==> build 51 <==
## CPU
module CPU(
    input logic clk,
    input logic rst,
    output logic [31:0] im_addr,
    input  logic [31:0] im_rdata,     
    output logic [31:0] dm_addr,
    output logic [31:0] dm_wdata,    
    output logic [3:0]  dm_web,       
    input  logic [31:0] dm_rdata      
);
clock: 4.21 ns
lec_check: 0
abc_area: 1
cap_margin: 20
core_margin: 2
core_utilization: 72
cts_cluster_diameter: 97
cts_cluster_size: 60
hold_slack_margin: -0.08
max_routing_layer: met4
place_density_lb_addon: 0.04
setup_slack_margin: 1.06
slew_margin: 20
tns_end_percent: 40
run.sh (not shown) runs the stock make flow with config.mk's settings and CLKGATE_MAP_FILE=.
==> trial 32 (differences from build 51) <==
- ABC_AREA: 1 -> unset
- CORE_UTILIZATION: 72 -> 60
- CTS_CLUSTER_DIAMETER: 97 -> 361
- CTS_CLUSTER_SIZE: 60 -> unset
- HOLD_SLACK_MARGIN: -0.08 -> unset
- MAX_ROUTING_LAYER: met4 -> unset
- PLACE_DENSITY_LB_ADDON: 0.04 -> 0.0
- SETUP_SLACK_MARGIN: 1.06 -> 1.32
- TNS_END_PERCENT: 40 -> 5
==> flow/constraint.sdc (replaced) <==
create_clock -name core_clock -period 4.59 [get_ports {clk}]
set_input_delay 0.9180 -clock core_clock [delete_from_list [all_inputs] [get_ports {clk}]]
set_output_delay 0.9180 -clock core_clock [all_outputs]
set_load 0.01 [all_outputs]
==> results_dict.tcl <==
# implementation run metrics
set metrics [dict create \
    dieArea_um2 124000 \
    status "stopped before the end" \
    place.detailed.hpwl_mm 251 \
    logic_family "AND-OR/OR-AND gates" \
    common_cells "nand2_1, o21ai_0, edfxtp_1" \
    synth_cells 10400 \
    syn_avg_cell_area_um2 8.39 \
    yosysCellCount 10400 \
    stop_error "[ERROR GRT-0232] Routing congestion too high. Check the congestion heatmap in the GUI." \
    haltStage "global routing" \
    h-tree-depth 2 \
    dpl_cell_area_um2 101000 \
]
That was build 51.
==> results_dict.tcl <==
# yosys + openroad results
set metrics [dict create \
    checkFailReasons "negative setup slack" \
    dpl_cell_area_um2 97900 \
    status "finished with violations" \
    h-tree-depth 4 \
    dieArea_um2 142000 \
    setup-violations-final 339 \
    synth_cells 6323 \
    worst_slack_ns -1.92 \
    syn_avg_cell_area_um2 13.2 \
]
That was trial 32.

---

==> indigo <==
CPU again, from the RTL that the note above started with.
==> flow/config.mk <==
export PLATFORM = sky130hd
export DESIGN_NAME = CPU
export DESIGN_NICKNAME = CPU
export VERILOG_FILES = /design/flow/design.v
export SDC_FILE = /design/flow/constraint.sdc
export NUM_CORES = 4
export LEC_CHECK = 0
export CAP_MARGIN = 20
export CORE_MARGIN = 2
export CORE_UTILIZATION = 66
export CTS_CLUSTER_DIAMETER = 361
export HOLD_SLACK_MARGIN = 0.3
export PLACE_DENSITY = 0.6
export SETUP_SLACK_MARGIN = 1.32
export SLEW_MARGIN = 20
export TNS_END_PERCENT = 5
==> flow/constraint.sdc <==
create_clock -name core_clock -period 5.75 [get_ports {clk}]
set_input_delay 1.1500 -clock core_clock [delete_from_list [all_inputs] [get_ports {clk}]]
set_output_delay 1.1500 -clock core_clock [all_outputs]
set_load 0.01 [all_outputs]
==> inputs of sierra, as changes to indigo <==
- CORE_UTILIZATION: 66 -> 60
- CTS_CLUSTER_DIAMETER: 361 -> not set
- CTS_CLUSTER_SIZE: not set -> 59
- HOLD_SLACK_MARGIN: 0.3 -> not set
- PLACE_DENSITY: 0.6 -> not set
- SETUP_SLACK_MARGIN: 1.32 -> -0.41
- TNS_END_PERCENT: 5 -> not set
==> flow/constraint.sdc (replaced) <==
create_clock -name core_clock -period 4.43 [get_ports {clk}]
set_input_delay 0.8860 -clock core_clock [delete_from_list [all_inputs] [get_ports {clk}]]
set_output_delay 0.8860 -clock core_clock [all_outputs]
set_load 0.01 [all_outputs]
==> impl_metrics.env <==
# flow metrics
export IMPL_postCtsSetupBuffers=49
export IMPL_gr_total_overflow=0
export IMPL_setup_viol=344
export IMPL_die_h_um=377
export IMPL_so_violations="setup timing"
export IMPL_use_met2=0.785
export IMPL_numCtsBuffers=160
export IMPL_run_status="finished with violations"
export IMPL_initCoreUtil=0.605
export IMPL_setup_ws_ps=-2090
export IMPL_dp_hpwl_mm=239
(the above is from sierra)
==> impl_metrics.env <==
# flow metrics
export IMPL_gr_total_overflow=1709
export IMPL_synth_stat_cells=6323
export IMPL_use_met2=0.922
export IMPL_top_cells_by_area="edfxtp_1 (37%), dfrtp_1 (16%), mux4_2 (15%), mux2i_1 (3.7%), ha_1 (2.9%)"
export IMPL_numCtsBuffers=158
export IMPL_lastStage="global routing (5_1_grt)"
export IMPL_die_h_um=359
export IMPL_stop_error="[ERROR GRT-0116] Global routing finished with congestion. Check the congestion regions in the DRC Viewer."
export IMPL_run_status="did not finish"
export IMPL_postCtsSetupBuffers=166
export IMPL_dp_hpwl_mm=256
(the above is from indigo)

---

==> job 7297 <==
CPU again, from the RTL that the note above started with.
export LEC_CHECK = 0
export ABC_AREA = 0
export CAP_MARGIN = 25
export CELL_PAD_IN_SITES_DETAIL_PLACEMENT = 1
export CELL_PAD_IN_SITES_GLOBAL_PLACEMENT = 0
export CORE_ASPECT_RATIO = 1.36
export CORE_MARGIN = 10
export CORE_UTILIZATION = 40
export CTS_CLUSTER_DIAMETER = 65
export CTS_CLUSTER_SIZE = 90
export GPL_ROUTABILITY_DRIVEN = 1
export GPL_TIMING_DRIVEN = 1
export HOLD_SLACK_MARGIN = 0.22
export MAX_ROUTING_LAYER = met4
export MIN_ROUTING_LAYER = met2
export PLACE_DENSITY_LB_ADDON = 0.0
export SETUP_SLACK_MARGIN = 2.2
export SLEW_MARGIN = 15
create_clock -name core_clock -period 14.3 [get_ports {clk}]
==> job 1967 (differences from job 7297) <==
==> flow/config.mk (replaced) <==
export PLATFORM = sky130hd
export DESIGN_NAME = CPU
export DESIGN_NICKNAME = CPU
export VERILOG_FILES = /design/flow/design.v
export SDC_FILE = /design/flow/constraint.sdc
export NUM_CORES = 4
export LEC_CHECK = 0
export ABC_AREA = 0
export CAP_MARGIN = 20
export CORE_MARGIN = 2
export CORE_UTILIZATION = 72
export CTS_CLUSTER_DIAMETER = 97
export CTS_CLUSTER_SIZE = 60
export PLACE_DENSITY = 0.35
export SETUP_SLACK_MARGIN = 0.57
export SLEW_MARGIN = 20
==> flow/constraint.sdc (replaced) <==
create_clock -name core_clock -period 4.21 [get_ports {clk}]
set_input_delay 0.8420 -clock core_clock [delete_from_list [all_inputs] [get_ports {clk}]]
set_output_delay 0.8420 -clock core_clock [all_outputs]
set_load 0.01 [all_outputs]
==> job 9405 (differences from job 7297) <==
==> flow/config.mk (replaced) <==
export PLATFORM = sky130hd
export DESIGN_NAME = CPU
export DESIGN_NICKNAME = CPU
export VERILOG_FILES = /design/flow/design.v
export SDC_FILE = /design/flow/constraint.sdc
export NUM_CORES = 4
export LEC_CHECK = 0
export CAP_MARGIN = 20
export CORE_ASPECT_RATIO = 1.01
export CORE_MARGIN = 2
export CORE_UTILIZATION = 40
export GPL_TIMING_DRIVEN = 0
export SLEW_MARGIN = 20
export TNS_END_PERCENT = 80
==> flow/constraint.sdc (replaced) <==
create_clock -name core_clock -period 8.5 [get_ports {clk}]
set_input_delay 1.7000 -clock core_clock [delete_from_list [all_inputs] [get_ports {clk}]]
set_output_delay 1.7000 -clock core_clock [all_outputs]
set_load 0.01 [all_outputs]
==> job 1189 (differences from job 7297) <==
==> flow/config.mk (replaced) <==
export PLATFORM = sky130hd
export DESIGN_NAME = CPU
export DESIGN_NICKNAME = CPU
export VERILOG_FILES = /design/flow/design.v
export SDC_FILE = /design/flow/constraint.sdc
export NUM_CORES = 4
export LEC_CHECK = 0
export CAP_MARGIN = 20
export CORE_MARGIN = 2
export CORE_UTILIZATION = 59
export CTS_CLUSTER_DIAMETER = 365
export PLACE_DENSITY = 0.6
export SETUP_SLACK_MARGIN = 1.32
export SLEW_MARGIN = 20
==> flow/constraint.sdc (replaced) <==
create_clock -name core_clock -period 5.83 [get_ports {clk}]
set_input_delay 1.1660 -clock core_clock [delete_from_list [all_inputs] [get_ports {clk}]]
set_output_delay 1.1660 -clock core_clock [all_outputs]
set_load 0.01 [all_outputs]
==> comparison table <==
Detailed-routing iteration count for the pre-antenna-repair pass: job 9405 7; job 1967 -; job 7297 14; job 1189 8
Period minus WS final: job 9405 8560 ps; job 1967 -; job 7297 9770 ps; job 1189 6330 ps
Max Used Layer: job 9405 met5; job 1967 -; job 7297 met4; job 1189 met5
Final Power: job 9405 25.4 mW; job 1967 -; job 7297 14.0 mW; job 1189 37.4 mW
Startpoint of the lowest-slack hold path: job 9405 u_ID_EX_Reg.EX_pc4[19]$_DFF_PP0_; job 1967 -; job 7297 u_ID_EX_Reg.EX_pc4[23]$_DFF_PP0_; job 1189 u_ID_EX_Reg.EX_pc4[18]$_DFF_PP0_
Nonclk inv count: job 9405 139; job 1967 -; job 7297 139; job 1189 139
Total placed cells including tap cells: job 9405 9365; job 1967 9046; job 7297 8995; job 1189 8785
Result of the run: job 9405 failed layout checks; job 1967 aborted with a tool error; job 7297 no timing/DRC/antenna violations; job 1189 failed layout checks
Failing step: job 9405 -; job 1967 global routing; job 7297 -; job 1189 -
Reasons for failing layout checks: job 9405 negative setup slack; job 1967 -; job 7297 -; job 1189 negative setup slack
Multi-Input Combinational: job 9405 4182; job 1967 -; job 7297 4182; job 1189 4184
Vias/cell: job 9405 6.70; job 1967 -; job 7297 8.62; job 1189 7.37
Cell depth of the worst hold path: job 9405 0; job 1967 -; job 7297 0; job 1189 0
Filler cells: job 9405 18.2k; job 1967 -; job 7297 21.0k; job 1189 8582
Kind of critical path: job 9405 reg -> reg; job 1967 -; job 7297 reg -> reg; job 1189 reg -> reg
Max stage delay cell, worst path: job 9405 o211ai_1; job 1967 -; job 7297 a21oi_1; job 1189 mux4_2
Power per cell area: job 9405 258 mW/mm^2; job 1967 -; job 7297 150 mW/mm^2; job 1189 355 mW/mm^2
Highest cell delay on the worst timing path: job 9405 1010 ps; job 1967 -; job 7297 950 ps; job 1189 550 ps
Switching share of total power: job 9405 36.1%; job 1967 -; job 7297 39.3%; job 1189 33.6%
Maximum clock rate: job 9405 117 MHz; job 1967 -; job 7297 102 MHz; job 1189 158 MHz
End of the worst register-to-register path: job 9405 u_ID_EX_Reg.EX_rs2_data[0]$_DFF_PP0_; job 1967 -; job 7297 u_ID_EX_Reg.EX_ALUControl[2]$_DFF_PP0_; job 1189 IF_PC[23]$_DFFE_PP0N_
Post-route clock skew: job 9405 72.2 ps; job 1967 -; job 7297 78.9 ps; job 1189 85.2 ps
Fp util: job 9405 40.2%; job 1967 72.8%; job 7297 40.2%; job 1189 59.6%
R2R cell count: job 9405 23; job 1967 -; job 7297 24; job 1189 26
Share of the core filled with cells: job 9405 47.6%; job 1967 -; job 7297 45.0%; job 1189 75.3%
# rows: job 9405 168; job 1967 124; job 7297 195; job 1189 137

---

==> v14 <==
Starting RTL as in the previous note.
clock: 4.06 ns
lec_check: 0
abc_area: 1
cap_margin: 20
core_margin: 2
core_utilization: 72
cts_cluster_diameter: 97
cts_cluster_size: 60
place_density: 0.35
setup_slack_margin: 0.21
slew_margin: 20
==> v17 (differences from v14) <==
- ABC_AREA: 1 -> unset
- CORE_UTILIZATION: 72 -> 62
- CTS_CLUSTER_DIAMETER: 97 -> unset
- CTS_CLUSTER_SIZE: 60 -> unset
- PLACE_DENSITY: 0.35 -> 0.6
- SETUP_SLACK_MARGIN: 0.21 -> unset
==> flow/constraint.sdc (replaced) <==
create_clock -name core_clock -period 7.98 [get_ports {clk}]
set_input_delay 1.5960 -clock core_clock [delete_from_list [all_inputs] [get_ports {clk}]]
set_output_delay 1.5960 -clock core_clock [all_outputs]
set_load 0.01 [all_outputs]
==> v19 (differences from v14) <==
- ABC_AREA: 1 -> unset
- CAP_MARGIN: 20 -> 10
- CORE_UTILIZATION: 72 -> 60
- CTS_CLUSTER_DIAMETER: 97 -> unset
- CTS_CLUSTER_SIZE: 60 -> 59
- HOLD_SLACK_MARGIN: unset -> 0.3
- PLACE_DENSITY: 0.35 -> unset
- SETUP_SLACK_MARGIN: 0.21 -> -0.41
==> flow/constraint.sdc (replaced) <==
create_clock -name core_clock -period 4.43 [get_ports {clk}]
set_input_delay 0.8860 -clock core_clock [delete_from_list [all_inputs] [get_ports {clk}]]
set_output_delay 0.8860 -clock core_clock [all_outputs]
set_load 0.01 [all_outputs]
==> v11 (differences from v14) <==
- ABC_AREA: 1 -> unset
- CORE_UTILIZATION: 72 -> 40
- CTS_CLUSTER_DIAMETER: 97 -> unset
- CTS_CLUSTER_SIZE: 60 -> unset
- PLACE_DENSITY: 0.35 -> 0.6
- SETUP_SLACK_MARGIN: 0.21 -> unset
==> flow/constraint.sdc (replaced) <==
create_clock -name core_clock -period 4.6 [get_ports {clk}]
set_input_delay 0.9200 -clock core_clock [delete_from_list [all_inputs] [get_ports {clk}]]
set_output_delay 0.9200 -clock core_clock [all_outputs]
set_load 0.01 [all_outputs]
==> notes <==
v17 passed the timing, DRC and antenna checks. v19 completed, yet does not pass: negative setup slack. v11 produced a layout that fails on negative setup slack. v14 aborted during global routing (5_1_grt).
Critical path depth, highest first: v11, v17, v19.
Worst setup slack: v17 > v11 > v19.
Sequential cell count is the same in v19 and v11.
Against v19, the combinational power of v11 is smaller by about 5%.
Sequential share of layout area, lowest first: v11, v19, v17.
Non-clock buffer count: v11 is higher than v19 (7).
Synthesized cell count is the same in v11 and v17.
First-iteration DRC count, lowest first: v11, v17, v19.
==> figures <==
metric	v14	v19	v17	v11
Result of the run	did not finish	failed layout checks	no timing/DRC/antenna violations	failed layout checks
Last stage reached	global routing (5_1_grt)	-	-	-
Violated checks	-	negative setup slack	-	negative setup slack
Fraction of power consumed by sequential logic	-	0.387	0.427	0.393
Final setup violation count	-	344	0	344
Endpoint of the most critical setup path	-	IF_PC[6]	u_ID_EX_Reg.EX_rs1_data[11]	IF_PC[6]
Number of vias after detailed routing	-	73,191	63,814	65,933
Cycle use final	-	1.47	0.963	1.33
Seq/Total Area, Yosys	0.501	0.527	0.527	0.527
Clock tree cell share of total cell area	-	0.0530	0.0592	0.0515
Die y size	353 microns	377 microns	371 microns	460 microns
Hold EP	-	u_EX_MEM_Reg.MEM_pc4[25]	u_EX_MEM_Reg.MEM_pc4[3]	u_EX_MEM_Reg.MEM_pc4[31]
Max incr delay on CP	-	700 ps	940 ps	520 ps
Required time of the critical path	-	5180 ps	8660 ps	5290 ps
Synth Area per Inst	8.39 sq um	13.2 sq um	13.2 sq um	13.2 sq um
CP max stage cell	-	o211ai_1	dfrtp_4	mux4_2
Per-cell via count in the routed design	-	7.58	7.62	6.19
Maximum clock rate	-	0.153 GHz	0.130 GHz	0.163 GHz
Fraction of synthesized cell area in xor and xnor cells	0.00790	0.0161	0.0161	0.0161
Chip width	353 microns	377 microns	371 microns	460 microns

---

==> run A: inputs <==
CPU again, from the RTL that the note above started with.
export LEC_CHECK = 0
export ABC_AREA = 0
export CAP_MARGIN = 20
export CORE_MARGIN = 2
export CORE_UTILIZATION = 72
export CTS_CLUSTER_DIAMETER = 357
export CTS_CLUSTER_SIZE = 100
export PLACE_DENSITY = 0.6
export SLEW_MARGIN = 20
export TNS_END_PERCENT = 10
create_clock -name core_clock -period 5.68 [get_ports {clk}]
==> run D (differences from run A) <==
Settings changed: ABC_AREA 0 to unset, CORE_UTILIZATION 72 to 40, CTS_CLUSTER_DIAMETER 357 to unset, CTS_CLUSTER_SIZE 100 to unset, TNS_END_PERCENT 10 to unset.
==> flow/constraint.sdc (replaced) <==
create_clock -name core_clock -period 7.98 [get_ports {clk}]
set_input_delay 1.5960 -clock core_clock [delete_from_list [all_inputs] [get_ports {clk}]]
set_output_delay 1.5960 -clock core_clock [all_outputs]
set_load 0.01 [all_outputs]
==> run H (differences from run A) <==
Settings changed: ABC_AREA 0 to unset, CORE_UTILIZATION 72 to 35, CTS_CLUSTER_DIAMETER 357 to unset, CTS_CLUSTER_SIZE 100 to unset, TNS_END_PERCENT 10 to unset.
==> flow/constraint.sdc (replaced) <==
create_clock -name core_clock -period 12.5 [get_ports {clk}]
set_input_delay 2.5000 -clock core_clock [delete_from_list [all_inputs] [get_ports {clk}]]
set_output_delay 2.5000 -clock core_clock [all_outputs]
set_load 0.01 [all_outputs]
==> run G (differences from run A) <==
Settings changed: ABC_AREA 0 to unset, CORE_UTILIZATION 72 to 65, CTS_CLUSTER_DIAMETER 357 to 361, CTS_CLUSTER_SIZE 100 to unset, SETUP_SLACK_MARGIN set to -0.36, TNS_END_PERCENT 10 to 5.
==> flow/constraint.sdc (replaced) <==
create_clock -name core_clock -period 5.76 [get_ports {clk}]
set_input_delay 1.1520 -clock core_clock [delete_from_list [all_inputs] [get_ports {clk}]]
set_output_delay 1.1520 -clock core_clock [all_outputs]
set_load 0.01 [all_outputs]
==> GITHUB_STEP_SUMMARY <==
## Implementation flow summary

| Metric | Value |
|---|---|
| First error | `[ERROR GRT-0116] Global routing finished with congestion. Check the congestion regions in the DRC Viewer.` |
| All-Layer GR Usage | `0.6446` |
| Met1 global-route usage | `0.6890` |
| Standard cell area after detailed placement | `0.09385 mm²` |
| Status | `did not finish` |
| Core ar. | `0.1274 mm²` |
| Grt met2 use | `0.8492` |
| Fp util | `0.6542` |
| Detail Placement HPWL | `250800 µm` |
| CTS buffer count | `154` |
| Failed at | `5_1_grt` |
| Chip height | `approximately 360 µm` |
| # Post-CTS Setup Buffers | `6` |
(the above is from run G)
==> GITHUB_STEP_SUMMARY <==
## Synthesis and layout report

| Metric | Value |
|---|---|
| CTS buffer count | `169` |
| Core ar. | `0.2071 mm²` |
| Number of instances resized during post-cts repair | `0` |
| Post-Route Setup TNS | `0 ns` |
| CTS Sinks | `1549` |
| Number of well taps | `2788` |
| Fp util | `0.4024` |
| Worst-path fanout max | `19` |
| Chip height | `~460 µm` |
| Cell types occupying the most area after synthesis | `sky130_fd_sc_hd__edfxtp_1 (37%), sky130_fd_sc_hd__dfrtp_1 (16%), sky130_fd_sc_hd__mux4_2 (15%), sky130_fd_sc_hd__mux2i_1 (3.7%), sky130_fd_sc_hd__ha_1 (2.9%)` |
| Standard cell area after detailed placement | `0.08956 mm²` |
| Met1 global-route usage | `0.4116` |
| Sequential cell fraction of total power | `0.433` |
| Detail Placement HPWL | `223500 µm` |
| Status | `complete, no violations` |
| Primary flip-flop cell chosen by synthesis mapping | `sky130_fd_sc_hd__edfxtp_1` |
| All-Layer GR Usage | `0.2980` |
| Sequential logic power | `approximately 11 mW` |
| # Post-CTS Setup Buffers | `0` |
(the above is from run D)
==> GITHUB_STEP_SUMMARY <==
## Synthesis and layout report

| Metric | Value |
|---|---|
| Status | `complete, no violations` |
| Detail Placement HPWL | `223900 µm` |
| Top Ports | `166` |
| Chip height | `approximately 490 µm` |
| Standard cell area after detailed placement | `0.08917 mm²` |
| Highest layer used for signal routing | `met5` |
| Final Critical Period | `approximately 8.7 ns` |
| CTS buffer count | `168` |
| Grt met2 use | `0.4122` |
| Core ar. | `0.2372 mm²` |
| All-Layer GR Usage | `0.2650` |
| # Post-CTS Setup Buffers | `0` |
(the above is from run H)
==> GITHUB_STEP_SUMMARY <==
## Implementation flow summary

| Metric | Value |
|---|---|
| Core ar. | `0.1145 mm²` |
| Detail Placement HPWL | `282300 µm` |
| Grt met2 use | `1.013` |
| Met1 global-route usage | `0.8251` |
| Status | `did not finish` |
| Weighted congestion reported at the end of routability-driven placement | `1.086` |
| Die outline width | `344.2 µm` |
| Chip height | `344.2 µm` |
| CTS buffer count | `19` |
| Fp util | `0.7276` |
| # Post-CTS Setup Buffers | `87` |
| Port buffer count | `between 150 and 200` |
| Failed at | `5_1_grt` |
| First error | `[ERROR GRT-0116] Global routing finished with congestion. Check the congestion regions in the DRC Viewer.` |
| Layer carrying the most global-route usage | `met2` |
| Standard cell area after detailed placement | `0.09311 mm²` |
| Cell types occupying the most area after synthesis | `sky130_fd_sc_hd__edfxtp_1 (37%), sky130_fd_sc_hd__dfrtp_1 (16%), sky130_fd_sc_hd__mux4_2 (15%), sky130_fd_sc_hd__mux2i_1 (3.7%), sky130_fd_sc_hd__ha_1 (2.9%)` |
(the above is from run A)
Power is estimated from default activity; no workload was simulated.
